// BobTop
module BobTop (
	clock,
	reset,
	rx,
	runway_override,
	emergency_override,
	tx,
	framing_error,
	runway_active,
	emergency,
	receiving,
	sending
);
	input wire clock;
	input wire reset;
	input wire rx;
	input wire [1:0] runway_override;
	input wire emergency_override;
	output wire tx;
	output wire framing_error;
	output wire [1:0] runway_active;
	output wire emergency;
	output wire receiving;
	output wire sending;
	wire [7:0] uart_rx_data;
	wire [7:0] uart_tx_data;
	wire uart_rx_valid;
	wire uart_tx_ready;
	wire uart_tx_send;
	UartRX #(
		.CLK_HZ(25000000),
		.BAUD_RATE(115200)
	) receiver(
		.clock(clock),
		.reset(reset),
		.rx(rx),
		.data(uart_rx_data),
		.done(uart_rx_valid),
		.framing_error(framing_error),
		.receiving(receiving)
	);
	UartTX #(
		.CLK_HZ(25000000),
		.BAUD_RATE(115200)
	) transmitter(
		.clock(clock),
		.reset(reset),
		.send(uart_tx_send),
		.data(uart_tx_data),
		.tx(tx),
		.ready(uart_tx_ready),
		.sending(sending)
	);
	reg [1:0] ro_temp;
	reg [1:0] ro_sync;
	reg eo_temp;
	reg eo_sync;
	always @(posedge clock) begin
		ro_temp <= runway_override;
		eo_temp <= emergency_override;
		ro_sync <= ro_temp;
		eo_sync <= eo_temp;
	end
	Bob bobby(
		.clock(clock),
		.reset(reset),
		.uart_rx_data(uart_rx_data),
		.uart_rx_valid(uart_rx_valid),
		.uart_tx_data(uart_tx_data),
		.uart_tx_ready(uart_tx_ready),
		.uart_tx_send(uart_tx_send),
		.runway_active(runway_active),
		.runway_override(ro_sync),
		.emergency_out(emergency),
  ...
Size in the first run: ~1,900 cells after synthesis, about 300 flip-flops, ~13 I/O pins, ~15,000 um^2 of cells after synthesis.
export LEC_CHECK = 0
export ABC_AREA = 1
export CAP_MARGIN = 0
export CORE_MARGIN = 2
export CORE_UTILIZATION = 72
export CTS_CLUSTER_SIZE = 14
export PLACE_DENSITY_LB_ADDON = 0.12
export SETUP_SLACK_MARGIN = 2.86
export SLEW_MARGIN = 20
create_clock -name core_clock -period 9.82 [get_ports {clock}]
run.sh (not shown) runs the stock make flow with config.mk's settings and CLKGATE_MAP_FILE=.
==> next run, changes <==
CORE_ASPECT_RATIO = 0.91   (was default)
PLACE_DENSITY_LB_ADDON = 0.14   (was 0.12)
SETUP_SLACK_MARGIN = 2.8   (was 2.86)
Clock power came out higher by about 20%.
Power came out higher by 5.4%.
Worst setup slack loses 0.069 ns.
Critical path depth is unchanged.
Via count came out higher by 1.4%.
==> next run, changes <==
CAP_MARGIN = 40   (was 0)
CORE_ASPECT_RATIO = default   (was 0.91)
CTS_CLUSTER_DIAMETER = 205   (was default)
=>
- cell count hardly moves
- die size stays flat
- utilization decreases by 2.7 points
- sequential cell count does not change
- wire length decreases by a few percent
- register-to-register slack improves by 0.15 ns
- cell area decreases by a few percent
- sequential share of layout area increases by 0.98 points
==> next run, changes <==
CAP_MARGIN = 20   (was 40)
CTS_CLUSTER_DIAMETER = default   (was 205)
PLACE_DENSITY_LB_ADDON = 0.15   (was 0.14)
SETUP_SLACK_MARGIN = 2.67   (was 2.8)
=> Sequential cell count is unchanged. Worst hold slack is about the same. Cell count is higher by 0.51%. Worst setup slack is about the same. Total power came out higher by 8.9%.


Starting RTL as in the previous note.
clock: 17.5 ns
lec_check: 0
cap_margin: 20
cell_pad_in_sites_detail_placement: 2
core_margin: 4
core_utilization: 38
hold_slack_margin: 0.01
max_routing_layer: met4
slew_margin: 40
==> next run, changes <==
CELL_PAD_IN_SITES_DETAIL_PLACEMENT = not set   (was 2)
CORE_MARGIN = 2   (was 4)
CORE_UTILIZATION = 72   (was 38)
CTS_CLUSTER_DIAMETER = 151   (was not set)
HOLD_SLACK_MARGIN = not set   (was 0.01)
MAX_ROUTING_LAYER = not set   (was met4)
SLEW_MARGIN = 20   (was 40)
clock period = 11.8 ns   (was 17.5 ns; I/O delays follow)
After rerunning: Cell count fell by 13%; power grows by 32%; final area is lower by 3.2%; sequential share of layout area goes up by 1.4 points; clock skew barely changes; global-route usage rises by 3.9 points.
==> next run, changes <==
CORE_UTILIZATION = 58   (was 72)
CTS_CLUSTER_DIAMETER = not set   (was 151)
HOLD_SLACK_MARGIN = -0.08   (was not set)
TNS_END_PERCENT = 5   (was not set)
clock period = 24.2 ns   (was 11.8 ns; I/O delays follow)
=> Power fell by well over a third; setup slack is better by 7.4 ns; core utilization falls by 15 points; count of clock-buffer cells in the layout climbs by 3; routed wire length goes down slightly; combinational power went down by well over a third; die size rises by a quarter to a third.
==> next run, changes <==
CORE_UTILIZATION = 45   (was 58)
HOLD_SLACK_MARGIN = not set   (was -0.08)
TNS_END_PERCENT = not set   (was 5)
clock period = 17.7 ns   (was 24.2 ns; I/O delays follow)
Critical path depth does not change.
Core utilization came out lower by 14 points.
Via count is about the same.
Synthesized cell count does not change.
Routed wire length came out higher by a few percent.
Count of clock-buffer cells in the layout came out higher by 9.
Final area came out higher slightly.
Hold slack is about the same.
Die size came out higher by a quarter to a third.
No activity file was given, so power comes from the tool's default toggle rates.
